== alpha ==
==> flow/design.v (excerpt) <==
module master_top#(
    parameter DATA_WIDTH = 32,
    parameter ADDR_WIDTH = 32,
    parameter BRAM_QUANTITY = 6,
    parameter INTERNAL_ADDR_RANGE = 128
)(
    input                           clk,
    input                           areset,
    input  logic [             3:0] awid_i,
    input  logic [ADDR_WIDTH - 1:0] awaddr_i,
    input  logic                    awvalid_i,
    output logic                    awready_o,
    input  logic [             3:0] wid_i,
    input  logic [DATA_WIDTH - 1:0] wdata_i,
    input  logic [             3:0] wstrb_i,
    input  logic                    wlast_i,
    input  logic                    wvalid_i,
    output logic                    wready_o,
    input  logic [             3:0] arid_i,
    input  logic [ADDR_WIDTH - 1:0] araddr_i,
    input  logic                    arvalid_i,
    output logic                    arready_o,
    output logic [             3:0] rid_o,
    output logic [DATA_WIDTH - 1:0] rdata_o,
    output logic                    rlast_o,
    output logic                    rvalid_o,
    input  logic                    rready_i,
    output logic [             3:0] bid_o,
    output logic [             1:0] bresp_o,
    output logic                    bvalid_o,
    input  logic                    bready_i,
    output logic [             3:0] m_awid_o,
    output logic [             7:0] m_awlen_o,
    output logic [             2:0] m_awsize_o,
    output logic [             1:0] m_awburst_o,
    output logic [ADDR_WIDTH - 1:0] m_awaddr_o,
    output logic                    m_awvalid_o,
  ...
clock: 3.28 ns
lec_check: 0
cap_margin: 20
cell_pad_in_sites_detail_placement: 0
core_aspect_ratio: 0.94
core_margin: 2
core_utilization: 72
cts_cluster_size: 40
gpl_routability_driven: 1
hold_slack_margin: -0.08
min_routing_layer: met1
place_density: 0.65
setup_slack_margin: -0.31
slew_margin: 20
tns_end_percent: 5
run.sh (not shown) runs the stock make flow with config.mk's settings and CLKGATE_MAP_FILE=.
alpha finished all stages; layout check result: FAIL, due to negative setup slack.
[inputs] beta vs alpha
- CORE_UTILIZATION: 72 -> 59
- SETUP_SLACK_MARGIN: -0.31 -> unset
- PLACE_DENSITY: 0.65 -> 0.6
- CTS_CLUSTER_SIZE: 40 -> unset
- MIN_ROUTING_LAYER: met1 -> unset
- HOLD_SLACK_MARGIN: -0.08 -> unset
- CELL_PAD_IN_SITES_DETAIL_PLACEMENT: 0 -> unset
- CORE_ASPECT_RATIO: 0.94 -> unset
- TNS_END_PERCENT: 5 -> unset
- GPL_ROUTABILITY_DRIVEN: 1 -> unset
- the clock period (ns, I/O delays scaled along): 3.28 -> 3.25
--- outcome ---
Completing all stages was not enough for beta: its layout failed the final checks because of negative setup slack.
Re met3 track demand over resource: beta is 4.3 points down on alpha.
Summary of beta over alpha: flip-flop and latch count after synthesis held steady; number of setup violations in the final report shrank by 10; design area grew by 110 um^2.
Compared beta vs alpha, and antenna diode count is down in beta.
beta reports a lower total detailed-routing wirelength than alpha does.
Setup changes, beta to gamma
- an added TNS_END_PERCENT of 65
- an added CELL_PAD_IN_SITES_GLOBAL_PLACEMENT of 1
- a change of CORE_UTILIZATION from 59 to 40
- a change of the clock period (ns, I/O delays scaled along) from 3.25 to 8.0
## What came out
gamma went all the way through the flow, and no timing, DRC or antenna check failed. Going from beta to gamma, the quantity of gates resized following cts was found to have gone down by 16. As far as count of input and output buffers goes, beta and gamma are indistinguishable; the numbers are identical. gamma vs beta: part of the power in combinational logic down in gamma. What beta reported for routed wire length has to be multiplied by 1.08 to get the figure for gamma. Highest-delay cell along the critical path = or4_1: beta; highest-delay cell along the critical path = clkdlybuf4s50_1: gamma. In the flow results for gamma and beta, the remaining max-slew budget at the tightest pin is smaller on gamma. Compared gamma against beta; adder and majority cell fraction of the synthesized area within noise. Count of TritonRoute iterations in the first routing pass | gamma below beta. Sort gamma and beta by fraction of met3 tracks used by global routing desc -> top: beta.
## Diff of input files: delta against gamma
- CELL_PAD_IN_SITES_GLOBAL_PLACEMENT removed (was 1)
- CORE_UTILIZATION changed from 40 to 71
- PLACE_DENSITY changed from 0.6 to 0.65
- TNS_END_PERCENT removed (was 65)
- CTS_CLUSTER_SIZE newly set to 35
- the clock period (ns, I/O delays scaled along) changed from 8.0 to 3.57
### Flow results
delta ran in full, but the layout does not pass; the checks complain about negative setup slack. Going from gamma to delta, the routability-driven placement congestion ratio was found to have gone up by 0.10. On setup fix buffers added after clock tree synthesis: between gamma and delta, it ends up lower for gamma. Taking gamma as the reference, in delta initial antenna violation count picked up an extra 1, routed wire length saw little to no change, global-route usage +17 points.
## Diff of input files: epsilon against delta
- CTS_CLUSTER_SIZE no longer set, was 35
- CORE_UTILIZATION now 34, was 71
- PLACE_DENSITY now 0.6, was 0.65
- the clock period (ns, I/O delays scaled along) now 10.2, was 3.57
Notes after the runs:
- | delta | all stages done | FAIL | negative setup slack |
- epsilon completed end to end with timing, DRC and antenna clean.
- In the tables for epsilon and delta, count of standard-cell rows reads higher with epsilon.
- Compared epsilon vs delta, and wire length is down in epsilon.
- Taking delta over epsilon, the final total power ratio works out to 2.8.
- Re initial antenna violation count: delta was higher than epsilon.


master_top again, from the RTL that the note above started with.
Settings: LEC_CHECK=0, ABC_AREA=1, CAP_MARGIN=25, CELL_PAD_IN_SITES_DETAIL_PLACEMENT=2, CELL_PAD_IN_SITES_GLOBAL_PLACEMENT=3, CORE_ASPECT_RATIO=1.09, CORE_MARGIN=3, CORE_UTILIZATION=64, GPL_TIMING_DRIVEN=0, HOLD_SLACK_MARGIN=-0.03, MAX_ROUTING_LAYER=met5, MIN_ROUTING_LAYER=met1, SLEW_MARGIN=20, TNS_END_PERCENT=20; clock period 7.47 ns.
The first run stopped in 3_1_place_gp_skip_io (GPL-0301).
Rerun with:
==> flow/config.mk (replaced) <==
export PLATFORM = sky130hd
export DESIGN_NAME = master_top
export DESIGN_NICKNAME = master_top
export VERILOG_FILES = /design/flow/design.v
export SDC_FILE = /design/flow/constraint.sdc
export NUM_CORES = 4
export LEC_CHECK = 0
export CAP_MARGIN = 20
export CORE_MARGIN = 2
export CORE_UTILIZATION = 55
export PLACE_DENSITY = 0.6
export SLEW_MARGIN = 20
==> flow/constraint.sdc (replaced) <==
create_clock -name core_clock -period 3.25 [get_ports {clk}]
set_input_delay 0.6500 -clock core_clock [delete_from_list [all_inputs] [get_ports {clk}]]
set_output_delay 0.6500 -clock core_clock [all_outputs]
set_load 0.01 [all_outputs]
After rerunning: Now the flow finished but failed the layout checks on negative setup slack; synthesized cell count fell by about 26%; synthesized area falls by about 0.7%; die area climbs by about 13%.


Starting RTL as in the previous note.
clock: 3.26 ns
lec_check: 0
cap_margin: 20
core_aspect_ratio: 0.92
core_margin: 2
core_utilization: 71
cts_cluster_size: 29
hold_slack_margin: -0.09
place_density: 0.65
setup_slack_margin: -0.3
slew_margin: 20
The first run finished with negative setup slack left.
Then changed:
--- a/flow/config.mk
+++ b/flow/config.mk
@@ -7,10 +7,10 @@
 export LEC_CHECK = 0
 export CAP_MARGIN = 20
-export CORE_ASPECT_RATIO = 0.92
 export CORE_MARGIN = 2
 export CORE_UTILIZATION = 71
+export CTS_CLUSTER_DIAMETER = 64
 export CTS_CLUSTER_SIZE = 29
 export HOLD_SLACK_MARGIN = -0.09
 export PLACE_DENSITY = 0.65
-export SETUP_SLACK_MARGIN = -0.3
+export SETUP_SLACK_MARGIN = 0.73
 export SLEW_MARGIN = 20
Result: With this change the flow completed, yet does not pass: negative hold slack, negative setup slack; routed wire length came out higher by roughly a tenth; global-route usage is lower by 0.52 points; first-iteration DRC count increases by about a fifth; core utilization came out higher by 2.7 points; combinational power rose by a few percent; worst hold slack is worse by 0.14 ns.
Then changed:
--- a/flow/config.mk
+++ b/flow/config.mk
@@ -9,8 +9,7 @@
 export CORE_MARGIN = 2
 export CORE_UTILIZATION = 71
-export CTS_CLUSTER_DIAMETER = 64
-export CTS_CLUSTER_SIZE = 29
+export CTS_CLUSTER_SIZE = 35
 export HOLD_SLACK_MARGIN = -0.09
 export PLACE_DENSITY = 0.65
-export SETUP_SLACK_MARGIN = 0.73
+export SETUP_SLACK_MARGIN = -0.3
 export SLEW_MARGIN = 20
==> flow/constraint.sdc (replaced) <==
create_clock -name core_clock -period 3.31 [get_ports {clk}]
set_input_delay 0.6620 -clock core_clock [delete_from_list [all_inputs] [get_ports {clk}]]
set_output_delay 0.6620 -clock core_clock [all_outputs]
set_load 0.01 [all_outputs]
What happened: Now the flow finished but fails on negative setup slack. Global-route usage falls by 0.14 points. Wire length falls by 12%. Clock-buffer cell count rises by 35. Design area went down by 3.8%. Sequential power fell by about 2%. Cell count shrinks by 0.85%. Worst setup slack is better by 0.15 ns.
Then changed:
--- a/flow/config.mk
+++ b/flow/config.mk
@@ -8,8 +8,5 @@
 export CAP_MARGIN = 20
 export CORE_MARGIN = 2
-export CORE_UTILIZATION = 71
-export CTS_CLUSTER_SIZE = 35
-export HOLD_SLACK_MARGIN = -0.09
-export PLACE_DENSITY = 0.65
-export SETUP_SLACK_MARGIN = -0.3
+export CORE_UTILIZATION = 64
+export PLACE_DENSITY = 0.6
 export SLEW_MARGIN = 20
==> flow/constraint.sdc (replaced) <==
create_clock -name core_clock -period 5.86 [get_ports {clk}]
set_input_delay 1.1720 -clock core_clock [delete_from_list [all_inputs] [get_ports {clk}]]
set_output_delay 1.1720 -clock core_clock [all_outputs]
set_load 0.01 [all_outputs]
What happened:
- The changed run completed with no timing, DRC or antenna violations
- routed wire length went down by 12%
- via count went down by about 8%
- non-clock buffer count went down by 82
Then changed:
--- a/flow/config.mk
+++ b/flow/config.mk
@@ -6,7 +6,9 @@
 export NUM_CORES = 4
 export LEC_CHECK = 0
-export CAP_MARGIN = 20
+export CAP_MARGIN = 25
 export CORE_MARGIN = 2
-export CORE_UTILIZATION = 64
-export PLACE_DENSITY = 0.6
+export CORE_UTILIZATION = 40
+export GPL_TIMING_DRIVEN = 0
+export HOLD_SLACK_MARGIN = -0.03
+export MAX_ROUTING_LAYER = met4
 export SLEW_MARGIN = 20
==> flow/constraint.sdc (replaced) <==
create_clock -name core_clock -period 5.02 [get_ports {clk}]
set_input_delay 1.0040 -clock core_clock [delete_from_list [all_inputs] [get_ports {clk}]]
set_output_delay 1.0040 -clock core_clock [all_outputs]
set_load 0.01 [all_outputs]
Outcome: Register-to-register slack got worse by 0.79 ns. Worst hold slack loses 0.050 ns. Worst setup slack gets worse by 0.20 ns. Power rose by about 25%. Global-route usage shrinks by 8.1 points. Cell count increases by 15%. Synthesized cell count stays the same. Non-clock buffer count rose by 115. Utilization goes down by 27 points. Combinational power is higher by about 28%.


Starting RTL as in the previous note.
clock: 3.28 ns
lec_check: 0
cap_margin: 20
cell_pad_in_sites_detail_placement: 0
core_aspect_ratio: 1.21
core_margin: 2
core_utilization: 61
cts_cluster_size: 40
gpl_routability_driven: 1
min_routing_layer: met1
place_density_lb_addon: 0.12
setup_slack_margin: 0.17
slew_margin: 20
tns_end_percent: 85
The starting point finished with setup timing left.
==> next run, changes <==
Settings changed: CELL_PAD_IN_SITES_DETAIL_PLACEMENT 0 to unset, CORE_ASPECT_RATIO 1.21 to unset, CORE_UTILIZATION 61 to 60, CTS_CLUSTER_SIZE 40 to unset, GPL_ROUTABILITY_DRIVEN 1 to unset, MIN_ROUTING_LAYER met1 to unset, PLACE_DENSITY_LB_ADDON 0.12 to unset, SETUP_SLACK_MARGIN 0.17 to unset, TNS_END_PERCENT 85 to unset.
Clock period 3.28 ns to 3.57 ns, I/O delays scaled along.
Outcome: The changed run finished but fails on setup timing; wire length went down slightly; first-iteration DRC count came out higher by about a fifth; non-clock buffer count decreases by 32; cell count decreases slightly; cell area goes down slightly; synthesized area does not change; worst hold slack improved by 14 ps; critical path depth drops by 14.
==> next run, changes <==
Settings changed: CORE_UTILIZATION 60 to 40, PLACE_DENSITY set to 0.6.
Clock period 3.57 ns to 5.86 ns, I/O delays scaled along.
This time the run produced a clean layout. Setup slack improved by 870 ps. Sequential power went down by 39%. Power went down by 37%. Non-clock buffer count went down by 65. Die area went up by 49%. First-iteration DRC count went down by 6.0%. Core utilization went down by 25 points. Global-route usage went down by 9.8 points. Design area went down by 0.77%. Routed wire length went up by 3.9%.
==> next run, changes <==
Settings changed: CORE_UTILIZATION 40 to 71, CTS_CLUSTER_SIZE set to 29, PLACE_DENSITY 0.6 to 0.65, SETUP_SLACK_MARGIN set to 0.77, TNS_END_PERCENT set to 5.
Clock period 5.86 ns to 3.26 ns, I/O delays scaled along.
=> Now the flow reached the layout checks and failed them: setup timing. Clock skew climbs by 7.6 ps. Worst setup slack degrades by 1500 ps. Total power went up by well over a third. Cell count came out lower by a few percent. Non-clock buffer count went up by 110.
==> next run, changes <==
Settings changed: CORE_UTILIZATION 71 to 40, CTS_CLUSTER_SIZE 29 to unset, PLACE_DENSITY 0.65 to 0.6, SETUP_SLACK_MARGIN 0.77 to unset, TNS_END_PERCENT 5 to unset.
Clock period 3.26 ns to 8.0 ns, I/O delays scaled along.
Result: With this change the flow finished clean. Non-clock buffer count drops by 114. Synthesized cell count stays the same. Clock power drops by 57%. Hold slack gains 250 ps. First-iteration DRC count drops by 52%. Wire length drops by 17%. Register-to-register slack gains 5500 ps. Sequential power drops by 60%. Setup slack gains 3200 ps. Flip-flop count stays the same.
==> next run, changes <==
Settings changed: CORE_UTILIZATION 40 to 72, CTS_CLUSTER_SIZE set to 36, PLACE_DENSITY 0.6 to 0.66.
Clock period 8.0 ns to 3.25 ns, I/O delays scaled along.
Effect: With this change the flow finished but fails on setup timing; setup slack degrades by 2900 ps; global-route usage increases by 23 points; clock-buffer cell count is lower by 9.


Setup of oak:
master_top again, from the RTL that the note above started with.
export LEC_CHECK = 0
export CAP_MARGIN = 20
export CELL_PAD_IN_SITES_DETAIL_PLACEMENT = 1
export CORE_ASPECT_RATIO = 1.21
export CORE_MARGIN = 2
export CORE_UTILIZATION = 28
export GPL_ROUTABILITY_DRIVEN = 1
export GPL_TIMING_DRIVEN = 0
export MIN_ROUTING_LAYER = met2
export PLACE_DENSITY_LB_ADDON = 0.12
export SETUP_SLACK_MARGIN = 0.17
export SLEW_MARGIN = 20
export TNS_END_PERCENT = 85
create_clock -name core_clock -period 4.46 [get_ports {clk}]
oak | status: complete | timing, DRC, antenna: pass
The following lists how pine was set up differently from oak:
- removing GPL_TIMING_DRIVEN (formerly 0)
- removing CORE_ASPECT_RATIO (formerly 1.21)
- setting PLACE_DENSITY to 0.65 for the first time
- removing GPL_ROUTABILITY_DRIVEN (formerly 1)
- removing MIN_ROUTING_LAYER (formerly met2)
- removing TNS_END_PERCENT (formerly 85)
- removing PLACE_DENSITY_LB_ADDON (formerly 0.12)
- changing CORE_UTILIZATION from 28 to 71
- setting CTS_CLUSTER_SIZE to 29 for the first time
- removing CELL_PAD_IN_SITES_DETAIL_PLACEMENT (formerly 1)
- removing SETUP_SLACK_MARGIN (formerly 0.17)
- changing the clock period (ns, I/O delays scaled along) from 4.46 to 3.26
--- outcome ---
- Compared with oak, pine shows global-route usage higher by 13 points.
- The lower post-route setup TNS came out of pine.
- Compared with oak, pine shows a lower area added between synthesis and finish.
- [compare] base=oak new=pine: post-detailed-routing wire length lower, detailed-route DRC error count did not really move, data required time at the worst endpoint shows a reduction of 0.96 ns.
- In pine the implementation ran to completion but is not tape-out ready, as the final checks report negative setup slack.
- Diff oak and pine: met3 wire length higher in oak
- Part of the total power dissipated in the clock network, oak and pine, lower one = pine.
- Side by side, worst setup slack turned out lower in pine than in oak.
Modified inputs, birch compared to pine
- swapping 71 for 72 in CORE_UTILIZATION
- putting SETUP_SLACK_MARGIN at -0.3 where nothing was set
[summary]
Status birch: flow complete, layout not clean - negative setup slack. Minimum clock period after layout | birch above pine. Relative to pine, static power due to leakage has decreased by 0.000074 µW in birch. On highest attainable clock frequency, pine tracks birch almost exactly. Taking pine as the reference, in birch average wire length per cell after detail routing fell by 3.4%, cell area fell by about 0.5%, horizontal die dimension fell by 0.68%, number of buffers outside the clock class in the layout fell by 17, first-pass GRT wire length fell by 2.3%. birch has sequential share of power above what pine had. Compared birch against pine; clock slew at the register clock pins of the worst setup and hold paths within noise. birch: total power density per cell area 1.8% below pine.
Power and IR drop assume default switching activity.
